==> run X: inputs <==
==> flow/design.v <==
module axi_addr #(
        parameter AW = 32,
        parameter DW = 32
    )(
    input  [AW-1 : 0] i_last_addr,
    input  [2 : 0]    i_size,
    input  [1 : 0]    i_burst,
    input  [7 : 0]    i_len,
    output reg [AW-1 : 0] o_next_addr
    );
    localparam DSZ = $clog2(DW) - 3;  
    localparam FIXED     = 2'b00,
               INCREMENT = 2'b01,
               WRAP      = 2'b10;
    reg [AW-1 : 0] wrap_mask, increment;
    always @(*) begin
        increment = 0;
        if (i_burst != FIXED) begin
            if (DSZ == 0) begin
                increment = 1;
            end
            else if (DSZ == 1) begin
                increment = i_size[0] ? 2 : 1;
            end
            else if (DSZ == 2) begin
                increment = i_size[1] ? 4 : (i_size[0] ? 2 : 1);
            end
            else if (DSZ == 3) begin
                case (i_size[1 : 0])
                    2'b00: increment = 1;
                    2'b01: increment = 2;
                    2'b10: increment = 4;
                    2'b11: increment = 8;
                endcase
            end
            else begin
                increment = (1 << i_size);
            end
        end
    end
    always @(*) begin
        wrap_mask = 'b0;
        if (i_burst == WRAP) begin
            if (i_len == 1) begin
                wrap_mask = (1 << (i_size + 1));
            end
            else if (i_len == 3) begin
                wrap_mask = (1 << (i_size + 2));
            end
            else if (i_len == 7) begin
                wrap_mask = (1 << (i_size + 3));
            end
            else if (i_len == 15) begin
                wrap_mask = (1 << (i_size + 4));
            end
            wrap_mask = wrap_mask - 1;
            if (AW > 12) begin
                wrap_mask[(AW-1) : ((AW >12) ? 12 : (AW-1))] = 'b0;
            end
        end
    end
    always @(*) begin
        o_next_addr = i_last_addr + increment;
        if (i_burst != FIXED) begin
            if (DSZ < 2) begin
                o_next_addr = i_size[0];
            end
            else if (DSZ < 4) begin
                case(i_size[1 : 0]) 
                    2'b00: o_next_addr        = o_next_addr;
                    2'b01: o_next_addr[0]     = 1'b0;
                    2'b10: o_next_addr[1 : 0] = 'b0;
                    2'b11: o_next_addr[2 : 0] = 'b0;
                endcase
            end
            else begin
                case(i_size) 
                    3'b000: o_next_addr        = o_next_addr;
                    3'b001: o_next_addr[0]     = 1'b0;
                    3'b010: o_next_addr[1 : 0] = 'b0;
                    3'b011: o_next_addr[2 : 0] = 'b0;
                    3'b100: o_next_addr[3 : 0] = 'b0;
                    3'b101: o_next_addr[4 : 0] = 'b0;
                    3'b110: o_next_addr[5 : 0] = 'b0;
                    3'b111: o_next_addr[6 : 0] = 'b0;
                endcase
            end
        end
        if (i_burst[1]) begin
            o_next_addr = (i_last_addr & ~wrap_mask) | (o_next_addr & wrap_mask);
        end
        if (AW > 12) begin
            o_next_addr[(AW-1) : ((AW >12) ? 12 : (AW-1))] = i_last_addr[(AW-1) : ((AW >12) ? 12 : (AW-1))];
        end
    end
endmodule
module axi_slave #(
    parameter AXI_ID_WD   = 2,
    parameter AXI_DATA_WD = 32,
    parameter AXI_ADDR_WD = 32,
    parameter AXI_STRB_WD = 4
    )(
    input                      S_AXI_ACLK,
    input                      S_AXI_ARESETN,
    input  [AXI_ADDR_WD-1 : 0] S_AXI_AWADDR,
    input  [AXI_ID_WD-1   : 0] S_AXI_AWID,
    input  [1 : 0]             S_AXI_AWBURST,
    input  [2 : 0]             S_AXI_AWSIZE,
    input  [7 : 0]             S_AXI_AWLEN,
    input                      S_AXI_AWVALID,
    output                     S_AXI_AWREADY,
    input  [AXI_DATA_WD-1 : 0] S_AXI_WDATA,
    input  [AXI_STRB_WD-1 : 0] S_AXI_WSTRB,
    input                      S_AXI_WLAST,
    input                      S_AXI_WVALID,
    output                     S_AXI_WREADY,
    output [AXI_ID_WD-1   : 0] S_AXI_BID,
    output [1 : 0]             S_AXI_BRESP,
    output                     S_AXI_BVALID,
    input                      S_AXI_BREADY,
    input  [AXI_ADDR_WD-1 : 0] S_AXI_ARADDR,
    input  [AXI_ID_WD-1   : 0] S_AXI_ARID,
    input  [1 : 0]             S_AXI_ARBURST,
    input  [2 : 0]             S_AXI_ARSIZE,
    input  [7 : 0]             S_AXI_ARLEN,
    input                      S_AXI_ARVALID,
    output                     S_AXI_ARREADY,
    output [AXI_DATA_WD-1 : 0] S_AXI_RDATA,
    output                     S_AXI_RLAST,
    output [AXI_ID_WD-1   : 0] S_AXI_RID,
    output [1 : 0]             S_AXI_RRESP,
    output                     S_AXI_RVALID,
    input                      S_AXI_RREADY
    );
    localparam IW = AXI_ID_WD,
               DW = AXI_DATA_WD,
               AW = AXI_ADDR_WD,
               SW = AXI_STRB_WD;
    localparam DW_BYTE = DW >> 3;
    localparam DEPTH   = 1 << 8;
    reg [7 : 0] bank0 [63 : 0];
    reg [7 : 0] bank1 [63 : 0];
    reg [7 : 0] bank2 [63 : 0];
    reg [7 : 0] bank3 [63 : 0];
    reg [AW-1 : 0] awaddr;
    reg [IW-1 : 0] awid;
    reg [1 : 0]    awburst;
    reg [2 : 0]    awsize;
    reg [7 : 0]    awlen;
    reg [AW-1 : 0] araddr;
    reg [IW-1 : 0] arid;
    reg [1 : 0]    arburst;
    reg [2 : 0]    arsize;
    reg [7 : 0]    arlen;
    reg            axi_awready;
    reg            axi_wready;
    reg [IW-1 : 0] axi_bid;
    reg            axi_bvalid;
    reg            axi_arready;
    reg [DW-1 : 0] axi_rdata;
    reg            axi_rlast;
    reg [IW-1 : 0] axi_rid;
    reg            axi_rvalid;
    reg         bvalid_r;
    reg [7 : 0] cur_rlen;
    wire [AW-1 : 0] next_wr_addr;
    wire [AW-1 : 0] next_rd_addr;
    wire awfire = S_AXI_AWVALID  && S_AXI_AWREADY;
    wire wfire  = S_AXI_WVALID   && S_AXI_WREADY;
    wire arfire = S_AXI_ARVALID  && S_AXI_ARREADY;
    wire rfire  = S_AXI_RVALID   && S_AXI_RREADY;
    wire b_pend = S_AXI_BVALID   && !S_AXI_BREADY;
    wire r_pend = S_AXI_RVALID   && !S_AXI_RREADY;
    always @(posedge S_AXI_ACLK) begin
        if (S_AXI_AWREADY) begin
            awaddr  <= S_AXI_AWADDR;
            awid    <= S_AXI_AWID;
            awburst <= S_AXI_AWBURST;
            awlen   <= S_AXI_AWLEN;
            awsize  <= S_AXI_AWSIZE;
        end
        else if (wfire) begin
            awaddr <= next_wr_addr;
        end
    end
    always @(posedge S_AXI_ACLK) begin
        if (!S_AXI_ARESETN) begin
            axi_awready <= 1'b1;
            axi_wready  <= 1'b0;
        end
        else if (awfire) begin
            axi_awready <= 1'b0;
            axi_wready  <= 1'b1;
        end
        else if (wfire) begin
            axi_awready <= S_AXI_WLAST && !b_pend;
            axi_wready  <= !S_AXI_WLAST;
        end
        else if (!S_AXI_AWREADY) begin
            if (axi_wready) begin
                axi_awready <= 1'b0;
            end
            else if (b_pend) begin
                axi_awready <= 1'b0;
            end
            else begin
                axi_awready <= 1'b1;
            end
        end
    end
    always @(posedge S_AXI_ACLK) begin
        if (!b_pend) begin
            axi_bid <= awid;
        end
    end
    always @(posedge S_AXI_ACLK) begin
        if (!S_AXI_ARESETN) begin
            axi_bvalid <= 1'b0;
        end
        else if (wfire && S_AXI_WLAST) begin
            axi_bvalid <= 1'b1;
        end
        else if (S_AXI_BREADY) begin
            axi_bvalid <= bvalid_r;
        end
    end
    always @(posedge S_AXI_ACLK) begin
        if (!S_AXI_ARESETN) begin
            bvalid_r <= 1'b0;
        end
        else if (b_pend && wfire && S_AXI_WLAST) begin
            bvalid_r <= 1'b1;
        end
        else if (S_AXI_BREADY) begin
            bvalid_r <= 1'b0;
        end
    end
    wire [1 : 0] wl0 = 2'd0 - awaddr[1 : 0];
    wire [1 : 0] wl1 = 2'd1 - awaddr[1 : 0];
    wire [1 : 0] wl2 = 2'd2 - awaddr[1 : 0];
    wire [1 : 0] wl3 = 2'd3 - awaddr[1 : 0];
    wire [5 : 0] wrow = awaddr[7 : 2];
    wire [5 : 0] wr0 = wrow + (awaddr[1 : 0] > 2'd0);
    wire [5 : 0] wr1 = wrow + (awaddr[1 : 0] > 2'd1);
    wire [5 : 0] wr2 = wrow + (awaddr[1 : 0] > 2'd2);
    wire [5 : 0] wr3 = wrow;
    always @(posedge S_AXI_ACLK) begin
        if (wfire && S_AXI_WSTRB[wl0]) bank0[wr0] <= S_AXI_WDATA[{wl0, 3'b000} +: 8];
        if (wfire && S_AXI_WSTRB[wl1]) bank1[wr1] <= S_AXI_WDATA[{wl1, 3'b000} +: 8];
        if (wfire && S_AXI_WSTRB[wl2]) bank2[wr2] <= S_AXI_WDATA[{wl2, 3'b000} +: 8];
        if (wfire && S_AXI_WSTRB[wl3]) bank3[wr3] <= S_AXI_WDATA[{wl3, 3'b000} +: 8];
    end
    axi_addr #( 
        .AW(AW),
        .DW(DW)
    ) get_next_wr_addr(
        .i_last_addr(awaddr),
        .i_burst(awburst),
        .i_size(awsize),
        .i_len(awlen),
        .o_next_addr(next_wr_addr)
    );
    assign S_AXI_AWREADY = axi_awready;
    assign S_AXI_WREADY  = axi_wready;
    assign S_AXI_BRESP   = 2'b00;
    assign S_AXI_BVALID  = axi_bvalid;
    assign S_AXI_BID     = axi_bid;
    always @(posedge S_AXI_ACLK) begin
        if (arfire) begin
            araddr  <= S_AXI_ARADDR;
            arid    <= S_AXI_ARID;
            arburst <= S_AXI_ARBURST;
            arlen   <= S_AXI_ARLEN;
            arsize  <= S_AXI_ARSIZE;
        end
        else if (rfire) begin
            araddr <= next_rd_addr;
        end
    end
    always @(posedge S_AXI_ACLK) begin
        if (!S_AXI_ARESETN) begin
            cur_rlen <= 'b0;
        end
        else if (arfire) begin
            cur_rlen <= S_AXI_ARLEN;
        end
        else if (rfire) begin
            cur_rlen <= cur_rlen - 1'b1;
        end
    end
    always @(posedge S_AXI_ACLK) begin
        if (!S_AXI_ARESETN) begin
            axi_arready <= 1'b1;
        end
        else if (arfire) begin
            axi_arready <= 1'b0;
        end
        else if (rfire) begin
            axi_arready <= (cur_rlen == 0);
        end
    end
    always @(posedge S_AXI_ACLK) begin
        if (!S_AXI_ARESETN) begin
            axi_rvalid <= 1'b0;
        end
        else if (arfire) begin
            axi_rvalid <= 1'b1;
        end
        else if (rfire) begin
            axi_rvalid <= (cur_rlen > 0);
        end
    end
    always @(posedge S_AXI_ACLK) begin
        if (!S_AXI_ARESETN) begin
            axi_rlast <= 1'b0;
        end
        else if (arfire) begin
            axi_rlast <= (S_AXI_ARLEN == 'b0);
        end
        else if (rfire) begin
            axi_rlast <= (cur_rlen == 'b1);
        end
    end
    always @(posedge S_AXI_ACLK) begin
        if (arfire) begin
            axi_rid <= S_AXI_ARID;
        end
    end
    axi_addr #( 
        .AW(AW),
        .DW(DW)
    ) get_next_rd_addr(
        .i_last_addr(araddr),
        .i_burst(arburst),
        .i_size(arsize),
        .i_len(arlen),
        .o_next_addr(next_rd_addr)
    );
    wire [5 : 0] rrow = araddr[7 : 2];
    wire [7 : 0] rb0 = bank0[rrow + (araddr[1 : 0] > 2'd0)];
    wire [7 : 0] rb1 = bank1[rrow + (araddr[1 : 0] > 2'd1)];
    wire [7 : 0] rb2 = bank2[rrow + (araddr[1 : 0] > 2'd2)];
    wire [7 : 0] rb3 = bank3[rrow];
    wire [31 : 0] rall = {rb3, rb2, rb1, rb0};
    wire [63 : 0] rdup = {rall, rall};
    always @(*) begin
        axi_rdata = rdup[{araddr[1 : 0], 3'b000} +: 32];
    end
    assign S_AXI_ARREADY = axi_arready;
    assign S_AXI_RVALID  = axi_rvalid;
    assign S_AXI_RDATA   = axi_rdata;
    assign S_AXI_RLAST   = axi_rlast;
    assign S_AXI_RID     = axi_rid;
    assign S_AXI_RRESP   = 2'b00;
endmodule
==> flow/run.sh <==
#!/bin/bash
# the make line also repeats each setting of config.mk as NAME=value (left out here)
make -C /OpenROAD-flow-scripts/flow DESIGN_CONFIG=/design/flow/config.mk WORK_HOME=/design/flow/orfs CLKGATE_MAP_FILE= finish
==> flow/config.mk <==
export PLATFORM = sky130hd
export DESIGN_NAME = axi_slave
export DESIGN_NICKNAME = axi_slave
export VERILOG_FILES = /design/flow/design.v
export SDC_FILE = /design/flow/constraint.sdc
export NUM_CORES = 4
export LEC_CHECK = 0
export CAP_MARGIN = 10
export CORE_MARGIN = 2
export CORE_UTILIZATION = 72
export CTS_CLUSTER_DIAMETER = 49
export CTS_CLUSTER_SIZE = 15
export SETUP_SLACK_MARGIN = 1.23
export SLEW_MARGIN = 20
export TNS_END_PERCENT = 5
==> flow/constraint.sdc <==
create_clock -name core_clock -period 4.76 [get_ports {S_AXI_ACLK}]
set_input_delay 0.9520 -clock core_clock [delete_from_list [all_inputs] [get_ports {S_AXI_ACLK}]]
set_output_delay 0.9520 -clock core_clock [all_outputs]
set_load 0.01 [all_outputs]
==> run H: changes against run X <==
CAP_MARGIN = 20   (was 10)
CELL_PAD_IN_SITES_DETAIL_PLACEMENT = 0   (was unset)
CELL_PAD_IN_SITES_GLOBAL_PLACEMENT = 4   (was unset)
CORE_UTILIZATION = 47   (was 72)
CTS_CLUSTER_DIAMETER = unset   (was 49)
CTS_CLUSTER_SIZE = unset   (was 15)
PLACE_DENSITY = 0.5   (was unset)
SETUP_SLACK_MARGIN = unset   (was 1.23)
TNS_END_PERCENT = unset   (was 5)
==> flow/constraint.sdc (replaced) <==
create_clock -name core_clock -period 5.85 [get_ports {S_AXI_ACLK}]
set_input_delay 1.1700 -clock core_clock [delete_from_list [all_inputs] [get_ports {S_AXI_ACLK}]]
set_output_delay 1.1700 -clock core_clock [all_outputs]
set_load 0.01 [all_outputs]
==> run B: changes against run X <==
CAP_MARGIN = 20   (was 10)
CELL_PAD_IN_SITES_DETAIL_PLACEMENT = 0   (was unset)
CELL_PAD_IN_SITES_GLOBAL_PLACEMENT = 0   (was unset)
CORE_UTILIZATION = 62   (was 72)
CTS_CLUSTER_DIAMETER = unset   (was 49)
CTS_CLUSTER_SIZE = unset   (was 15)
PLACE_DENSITY = 0.5   (was unset)
SETUP_SLACK_MARGIN = unset   (was 1.23)
TNS_END_PERCENT = unset   (was 5)
==> flow/constraint.sdc (replaced) <==
create_clock -name core_clock -period 6.09 [get_ports {S_AXI_ACLK}]
set_input_delay 1.2180 -clock core_clock [delete_from_list [all_inputs] [get_ports {S_AXI_ACLK}]]
set_output_delay 1.2180 -clock core_clock [all_outputs]
set_load 0.01 [all_outputs]
==> flow_metrics.rpt <==
==== FLOW RESULTS ====
----------------------------------------------------
[Cells and area]
  Fill cells ........................ 8456
  Logic gate fraction of the total cell area ........................ 22.8%

[Status]
  Run status ........................ timing/DRC/antenna clean

[Min path]
  Worst Hold End ........................ axi_bid[0]$_DFFE_PN_

[Global routing]
  GR Util met1 ........................ 44.5%

[Critical path]
  Crit-path slowest cell ........................ sky130_fd_sc_hd__mux4_2
  Data arrival time of the critical path ........................ 4830 ps

----------------------------------------------------
Source of the figures above: run B

==> flow_metrics.rpt <==
==== FLOW RESULTS ====
----------------------------------------------------
[Timing]
  Final critical-path setup slack ........................ -643 ps
  Final-report setup violation count ........................ 32

[Status]
  Run status ........................ finished with violations
  Set of violated layout checks .......................... negative setup slack

[Placement]
  Number of instances in the placed design ........................ 6403

[CTS]
  Skew-Pair Late Insertion Delay ........................ 830 ps

[Cells and area]
  Fill cells ........................ roughly 5200
  Logic gate fraction of the total cell area ........................ 23.4%

[Power]
  Static Leak ........................ around 0.033 uW

[Global routing]
  Vias in the first global route ........................ roughly 48000
  GR Util met1 ........................ 52.6%

[Synthesis]
  Total cell area reported by yosys after synthesis ........................ 86400 um^2

----------------------------------------------------
Source of the figures above: run X

==> flow_metrics.rpt <==
==== FLOW RESULTS ====
----------------------------------------------------
[Global routing]
  GR Util met1 ........................ between 30% and 40%

[Critical path]
  Data arrival time of the critical path ........................ about 4600 ps
  Longest individual stage delay on the worst path ........................ 530 ps

[CTS]
  Root buffer cell ........................ sky130_fd_sc_hd__clkbuf_16

[Min path]
  Worst Hold End ........................ axi_bid[0]$_DFFE_PN_

[Cells and area]
  Fill cells ........................ 14280
  Logic gate fraction of the total cell area ........................ about 22%

[Status]
  Run status ........................ timing/DRC/antenna clean

----------------------------------------------------
Source of the figures above: run H

